==> trial 43: inputs <==
==> flow/design.v (excerpt) <==
module conv_engine(
    input         clk,
    input         reset,
    input         en_ctrl,
    output [15:0] s_addr,
    output [15:0] w_addr,
    output [15:0] b_addr,
    input  [7:0]  signal,
    input  [7:0]  weight,
    input  [7:0]  bias,
    output [15:0] save_addr,
    output [7:0]  convout,
    output        en_write,
    output        finish
);
clock: 6.67 ns
lec_check: 0
cap_margin: 5
core_margin: 2
core_utilization: 70
cts_cluster_diameter: 26
place_density: 0.64
setup_slack_margin: 1.71
slew_margin: 20
run.sh (not shown) runs the stock make flow with config.mk's settings and CLKGATE_MAP_FILE=.
==> build 17 (differences from trial 43) <==
==> flow/config.mk (replaced) <==
export PLATFORM = sky130hd
export DESIGN_NAME = conv_engine
export DESIGN_NICKNAME = conv_engine
export VERILOG_FILES = /design/flow/design.v
export SDC_FILE = /design/flow/constraint.sdc
export NUM_CORES = 4
export LEC_CHECK = 0
export CAP_MARGIN = 20
export CORE_MARGIN = 2
export CORE_UTILIZATION = 40
export CTS_CLUSTER_DIAMETER = 364
export GPL_ROUTABILITY_DRIVEN = 0
export SLEW_MARGIN = 5
==> flow/constraint.sdc (replaced) <==
create_clock -name core_clock -period 10.0 [get_ports {clk}]
set_input_delay 2.0000 -clock core_clock [delete_from_list [all_inputs] [get_ports {clk}]]
set_output_delay 2.0000 -clock core_clock [all_outputs]
set_load 0.01 [all_outputs]
==> build 94 (differences from trial 43) <==
==> flow/config.mk (replaced) <==
export PLATFORM = sky130hd
export DESIGN_NAME = conv_engine
export DESIGN_NICKNAME = conv_engine
export VERILOG_FILES = /design/flow/design.v
export SDC_FILE = /design/flow/constraint.sdc
export NUM_CORES = 4
export LEC_CHECK = 0
export CAP_MARGIN = 20
export CORE_ASPECT_RATIO = 1.43
export CORE_MARGIN = 2
export CORE_UTILIZATION = 15
export CTS_CLUSTER_SIZE = 63
export GPL_ROUTABILITY_DRIVEN = 1
export PLACE_DENSITY = 0.57
export SETUP_SLACK_MARGIN = -0.24
export SLEW_MARGIN = 20
export TNS_END_PERCENT = 15
==> flow/constraint.sdc (replaced) <==
create_clock -name core_clock -period 5.23 [get_ports {clk}]
set_input_delay 1.0460 -clock core_clock [delete_from_list [all_inputs] [get_ports {clk}]]
set_output_delay 1.0460 -clock core_clock [all_outputs]
set_load 0.01 [all_outputs]
==> qor summary <==
item	build 94	trial 43	build 17
Run status	failed layout checks	stopped before the end	no timing/DRC/antenna violations
Last stage reached	-	global routing (5_1_grt)	-
Violated checks	setup timing	-	-
Final Cell Area	23500 um2	-	19600 um2
Final number of max-transition violations	0	-	0
Antenna diodes	0	-	0
Placement Setup Slack	-1.74 ns	-0.544 ns	1.27 ns
Pre-antenna DRT Iters	5	-	5
Number of warnings the tools reported	43	-	40
Worst path max stage delay	0.52 ns	-	0.65 ns
Combinational logic power	4.08 mW	-	1.35 mW
Layout overhead on the synthesized area	33.7%	-	11.5%
Drt wl/cell	12.3 um	-	15.0 um
CP bufs+invs	6	-	2
Die area	120000 um2	26400 um2	45600 um2
Proportion of final cell area spent on non-clock buffers	0.132	-	0.0504
Clock-cell share	0.0264	-	0.0311
Tapcell count	1520	-	585
Number of non-clock buffers	377	-	101
Reg-to-reg slack, setup	-0.40 ns	-	3.05 ns
Number of max-cap violations	0	-	0
Final setup skew	0.0151 ns	-	0.0193 ns

* * *

==> v4: inputs <==
==> flow/design.v <==
module iterator(
	clk,
	reset,
	en_ctrl, 
	i, 
	j, 
	k,
	l,
	m, 
	n,
	en_sum,
	en_save,
	fin_r,
	in_row,
	in_col
);
	parameter [8-1:0] CONV_DIM_IMG    = 32;  
	parameter [8-1:0] CONV_DIM_OUT    = 32;  
	parameter [8-1:0] CONV_DIM_KERNEL = 5;   
	parameter [8-1:0] CONV_OUT_CH     = 32;  
	parameter [8-1:0] CONV_DIM_CH     = 3;
	parameter [8-1:0] STRIDE          = 1;
	parameter [8-1:0] PADDING         = 2;
	input clk;
	input en_ctrl;
	input reset;
	output en_sum;
	output en_save;
	output reg fin_r;
	output reg [8-1:0] i;
	output reg [8-1:0] j; 
	output reg [8-1:0] k; 
	output reg [8-1:0] m; 
	output reg [8-1:0] n; 
	output reg [8-1:0] l; 
	output signed [8-1:0]  in_row, in_col;
	reg fin, finish;
	wire cond;
	assign in_row = (STRIDE * j) + m - PADDING;
	assign in_col = (STRIDE * k) + n - PADDING;
	assign cond   = en_ctrl & ~fin_r;
	assign en_sum = (en_ctrl && (l < CONV_DIM_CH) && (in_row >= 8'd0 && in_col >= 8'd0 && in_row < CONV_DIM_IMG && in_col < CONV_DIM_IMG)) ? 1'b1 : 1'b0;
	assign en_save = (m > 8'd0 || n > 8'd0) ? 1'b0 : (j < 8'd2) ? 1'd1 : (l == 8'd0) ? 1'd1 : 1'b0; 
	always @(posedge clk) begin
		if(reset) begin
			fin <= 0;
			fin_r <= 0;
		end else begin
			fin <= finish;
			fin_r <= fin;
		end
	end
	always @(posedge clk) begin
		if(reset) begin
			i <= 0;
			j <= 0;
			k <= 0;
			l <= 0;
			m <= 0;
			n <= 0;
			finish <= 0;
		end else if(cond) begin
		    if(en_sum) begin
				l <= l + 8'd1;
			end else begin
				l <= 0;
				n <= n + 8'd1;
				if(n == (CONV_DIM_KERNEL-1)) begin
			    	n <= 8'b0;
			    	m <= m + 8'b1;
			    	if(m == (CONV_DIM_KERNEL-1)) begin
			    		m <= 0;
			       		k <= k + 8'b1;
			       		if(k == (CONV_DIM_OUT-1)) begin
			           		k <= 0;
			           		j <= j + 8'b1;
			           		if(j == (CONV_DIM_OUT-1)) begin
				           		j <= 0;
				           		i <= i + 8'b1;
				           		if(i == (CONV_OUT_CH-1)) begin
				            		i <= 0;
					          		finish <= 1;
				           		end
				   	    	end
			           	end
		           	end
			    end
			end
		end
	end
endmodule
module addr_generator(
    clk,
    reset,
    enable,
    en_save,
    i,
    j,
    k,
    l,
    m,
    n,
    s_addr,
    w_addr,
    b_addr,
    save_addr
);
    parameter [8-1:0] CONV_DIM_IMG    = 32;
	parameter [8-1:0] CONV_DIM_KERNEL = 5;
	parameter [8-1:0] CONV_DIM_CH     = 3;
    parameter [8-1:0] CONV_OUT_CH     = 32;
    parameter [8-1:0] CONV_DIM_OUT    = 32;
    parameter [8-1:0] STRIDE          = 1;
    parameter [8-1:0] PADDING         = 2;
    parameter [8-1:0] KSIZE           = 4;
    input clk;
    input reset;
    input enable;
    input en_save;
    input [8-1:0] i;
    input [8-1:0] j;
    input [8-1:0] k;
    input [8-1:0] m;
    input [8-1:0] n;
    input [8-1:0] l;
    output reg [16-1:0] s_addr;
    output reg [16-1:0] w_addr;
    output reg [16-1:0] save_addr;
    output reg [16-1:0] b_addr;
    always @(posedge clk) begin
        if(reset) begin
            s_addr <= 0;
            w_addr <= 0;
            b_addr <= 0;
        end else if(enable) begin
            s_addr <= (((((STRIDE * j) + m - PADDING) * CONV_DIM_IMG) + ((STRIDE * k) + n - PADDING)) * CONV_DIM_CH) + l;
            w_addr <= (i * CONV_DIM_CH * CONV_DIM_KERNEL * CONV_DIM_KERNEL) + (((m * CONV_DIM_KERNEL) + (n)) * CONV_DIM_CH) + l;
            b_addr <= i;
        end
    end
    reg [7:0] i_r, j_r, k_r;
    reg [7:0] i_r1, j_r1, k_r1;
    always @(posedge clk) begin
        if (reset) begin
            i_r <= 0;
            j_r <= 0;
            k_r <= 0;
            i_r1 <= 0;
            j_r1 <= 0;
            k_r1 <= 0;
        end else begin
            i_r  <= i;
            i_r1 <= i_r;
            j_r <= j;
            j_r1 <= j_r;
            k_r <= k;
            k_r1 <= k_r;
        end
    end
    always @(posedge clk) begin
        if (reset) begin
            save_addr <= 0;
        end else if(en_save) begin
            if (j == 0 && k == 0) begin
                save_addr <= i_r1 + (((j_r1 * CONV_DIM_OUT) + (k_r1)) * CONV_OUT_CH);
            end else begin
                save_addr <= i + (((j * CONV_DIM_OUT) + (k[KSIZE:0]-1'b1)) * CONV_OUT_CH);
            end
        end
    end
endmodule  
module conv_ctrl(
    clk,
    reset,
    en_ctrl,
    s_addr,
    w_addr,
    b_addr,
    save_addr,
    en_sum,
    en_save,
    en_write,
    s_convout,
    en_sat,
    en_mac,
    en_mult_r,
    finish
);
    parameter [8-1:0] CONV_DIM_IMG    = 32;
    parameter [8-1:0] CONV_DIM_OUT    = 32;    
    parameter [8-1:0] CONV_DIM_KERNEL = 5;     
    parameter [8-1:0] CONV_DIM_CH     = 3;    
    parameter [8-1:0] CONV_OUT_CH     = 32;   
    parameter [8-1:0] STRIDE          = 1;    
    parameter [8-1:0] PADDING         = 2;    
    parameter [8-1:0] KSIZE           = 4;
    localparam [2:0] START     = 0;
    localparam [2:0] ITERATING = 1;
    localparam [2:0] SAVE      = 2;
    localparam [2:0] END       = 3;
    input clk;
    input reset;
    input en_ctrl;
    output [16-1:0] s_addr;
    output [16-1:0] w_addr;
    output [16-1:0] save_addr;
    output [16-1:0] b_addr;
    output finish;
    output en_sum, en_save;
    output en_mult_r;
    output reg en_write, en_mac, en_sat, s_convout;
    wire [8-1:0] i, j, k, l, m, n;
    wire signed [8-1:0] in_row, in_col;
    reg en_read;
    assign en_mult_r = (k >= 8'd2 || j == 8'd2) ? 1'b1 
                     : (k == 8'd1 || j == 8'd1) ? 1'b0 
                     : (m > 8'd0  || n > 8'd0) ? 1'b0 : 1'b1; 
    always @(posedge clk) begin
        if (reset) begin
            en_read   <= 1'b0;
            en_write  <= 1'b0;
            s_convout <= 1'b0;
            en_mac    <= 1'b0; 
            en_sat    <= 1'b0;
        end else if (en_ctrl) begin
            en_read   <= en_sum;
            en_mac    <= en_read;
            s_convout <= en_save;
            en_sat    <= en_save;
            en_write  <= en_sat;
        end
    end
    iterator #(
        .CONV_DIM_IMG(CONV_DIM_IMG),
        .CONV_DIM_OUT(CONV_DIM_OUT),
        .CONV_DIM_KERNEL(CONV_DIM_KERNEL),
        .CONV_OUT_CH(CONV_OUT_CH),
        .CONV_DIM_CH(CONV_DIM_CH),
        .STRIDE(STRIDE),
        .PADDING(PADDING)
    ) iter (
        .clk(clk),
        .reset(reset),
        .en_ctrl(en_ctrl),
        .i(i),
        .j(j),
        .k(k),
        .l(l),
        .m(m),
        .n(n),
        .en_sum(en_sum),
        .en_save(en_save),    
        .fin_r(finish),
        .in_row(in_row),
        .in_col(in_col)
    );
    addr_generator #(
        .CONV_DIM_IMG(CONV_DIM_IMG),
        .CONV_DIM_KERNEL(CONV_DIM_KERNEL),
        .CONV_DIM_CH(CONV_DIM_CH),
        .CONV_DIM_OUT(CONV_DIM_OUT),
        .CONV_OUT_CH(CONV_OUT_CH),
        .STRIDE(STRIDE),
        .PADDING(PADDING),
        .KSIZE(KSIZE)
    ) address_generator (
        .clk(clk),
        .reset(reset),
        .enable(en_sum),
        .en_save(s_convout),
        .i(i),
        .j(j),
        .k(k),
        .l(l),
        .m(m),
        .n(n),
        .s_addr(s_addr),
        .w_addr(w_addr),
        .b_addr(b_addr),
        .save_addr(save_addr)
    );
endmodule
module sig_altmult_accum
(
	input [7:0] dataa,
	input [7:0] datab,
	input clk, aclr, clken, sload,
	output signed [17:0] adder_out
);
	reg	signed [17:0] old_result;
	reg signed [17:0] accum_out;
	wire signed [17:0] multa;
	reg sload_reg;
	assign multa = $signed(dataa) * $signed(datab);
	always @ (accum_out, sload_reg)
	begin
		if (sload_reg)
			old_result <= 0;
		else
			old_result <= accum_out;
	end
	assign adder_out = accum_out;
	always @ (posedge clk)
	begin
		if (aclr)
		begin
			sload_reg <= 0;
			accum_out <= 0;
		end
		else if (clken)
		begin
			sload_reg <= sload;
			accum_out <= old_result + multa;
		end
	end
endmodule
module convolve(
    clk,
    reset,
    clken,
    s_convout,
    en_sat,
    en_mult_r,
    bias,
    signal,
    weight,
    convout
);
    parameter BIAS_SHIFT = 6;
    parameter OUT_SHIFT  = 9;
    input  clk, reset, clken, s_convout, en_sat, en_mult_r;
    input  [7:0] signal, weight;
    input  [7:0] bias;
    output wire signed [7:0] convout;
    wire signed [17:0] adder_out;
    reg signed  [17:0] conv_temp;
    sig_altmult_accum mac(
        .clk(clk),
        .aclr(reset | s_convout),
        .clken(clken),
        .sload(s_convout),
        .dataa(signal),
        .datab(weight),
        .adder_out(adder_out)
    );
    reg signed [17:0] multa_r;
    always @(posedge clk) begin
        if(reset) begin
            multa_r <= 18'b0;
        end else if(en_mult_r) begin
            if (clken && s_convout) begin
                multa_r <= $signed(signal) * $signed(weight);
            end
        end else begin
            multa_r <= 18'b0;
        end
    end
    always @(posedge clk) begin
        if(reset) begin
            conv_temp <= 18'b0;
        end else if(en_sat) begin
            conv_temp <= (adder_out + multa_r + ($signed(bias) <<< BIAS_SHIFT)) >>> OUT_SHIFT;
        end
    end
    assign convout = (conv_temp >  18'sd127) ?  8'd127  :
                     (conv_temp < -18'sd128) ? -8'd128  : conv_temp[7:0];
endmodule
module conv_engine(
    input         clk,
    input         reset,
    input         en_ctrl,
    output [15:0] s_addr,
    output [15:0] w_addr,
    output [15:0] b_addr,
    input  [7:0]  signal,
    input  [7:0]  weight,
    input  [7:0]  bias,
    output [15:0] save_addr,
    output [7:0]  convout,
    output        en_write,
    output        finish
);
    wire s_convout, en_save, en_sum;
    wire en_mac, en_sat, en_mult_r;
    conv_ctrl groundctrl (
        .clk(clk),
        .reset(reset),
        .en_ctrl(en_ctrl),
        .s_addr(s_addr),
        .w_addr(w_addr),
        .b_addr(b_addr),
        .save_addr(save_addr),
        .en_sum(en_sum),
        .en_save(en_save),
        .en_write(en_write),
        .s_convout(s_convout),
        .en_sat(en_sat),
        .en_mac(en_mac),
        .en_mult_r(en_mult_r),
        .finish(finish)
    );
    convolve conv (
        .clk(clk),
        .reset(reset),
        .clken(en_mac),
        .s_convout(en_write),
        .en_sat(en_sat),
        .en_mult_r(en_mult_r),
        .bias(bias),
        .signal(signal),
        .weight(weight),
        .convout(convout)
    );
endmodule
==> flow/run.sh <==
#!/bin/bash
# the make line also repeats each setting of config.mk as NAME=value (left out here)
make -C /OpenROAD-flow-scripts/flow DESIGN_CONFIG=/design/flow/config.mk WORK_HOME=/design/flow/orfs CLKGATE_MAP_FILE= finish
==> flow/config.mk <==
export PLATFORM = sky130hd
export DESIGN_NAME = conv_engine
export DESIGN_NICKNAME = conv_engine
export VERILOG_FILES = /design/flow/design.v
export SDC_FILE = /design/flow/constraint.sdc
export NUM_CORES = 4
export LEC_CHECK = 0
export ABC_AREA = 0
export CAP_MARGIN = 15
export CORE_MARGIN = 2
export CORE_UTILIZATION = 72
export CTS_CLUSTER_SIZE = 33
export GPL_TIMING_DRIVEN = 1
export HOLD_SLACK_MARGIN = -0.05
export PLACE_DENSITY = 0.66
export SETUP_SLACK_MARGIN = -0.31
export SLEW_MARGIN = 10
export TNS_END_PERCENT = 70
==> flow/constraint.sdc <==
create_clock -name core_clock -period 5.74 [get_ports {clk}]
set_input_delay 1.1480 -clock core_clock [delete_from_list [all_inputs] [get_ports {clk}]]
set_output_delay 1.1480 -clock core_clock [all_outputs]
set_load 0.01 [all_outputs]
==> inputs of v8, as changes to v4 <==
Settings changed: ABC_AREA 0 to default, CAP_MARGIN 15 to 20, CORE_UTILIZATION 72 to 17, CTS_CLUSTER_SIZE 33 to default, GPL_TIMING_DRIVEN 1 to default, HOLD_SLACK_MARGIN -0.05 to default, PLACE_DENSITY 0.66 to default, SETUP_SLACK_MARGIN -0.31 to default, SLEW_MARGIN 10 to 20, TNS_END_PERCENT 70 to default.
==> flow/constraint.sdc (replaced) <==
create_clock -name core_clock -period 8.44 [get_ports {clk}]
set_input_delay 1.6880 -clock core_clock [delete_from_list [all_inputs] [get_ports {clk}]]
set_output_delay 1.6880 -clock core_clock [all_outputs]
set_load 0.01 [all_outputs]
==> results <==
v4 finished but fails on negative setup slack. v8 passed the timing, DRC and antenna checks.
In sequential cell count, v8 and v4 do not differ.
In v8 the setup slack is higher than in v4, by 1.0 ns.
Of v8 and v4, v4 has the higher non-clock buffer count (gap 161).
In v8 the power is lower than in v4, by 48%.
In v8 the sequential power is smaller than in v4, by about 32%.
Of v8 and v4, v4 has the higher clock power (gap about 30%, measured against v4).
Of v8 and v4, v4 has the higher global-route usage (gap 28 points).
In v4 the clock skew is lower than in v8, by 0.0073 ns.
Power figures rest on the tool's default switching activity, not on a simulated workload.
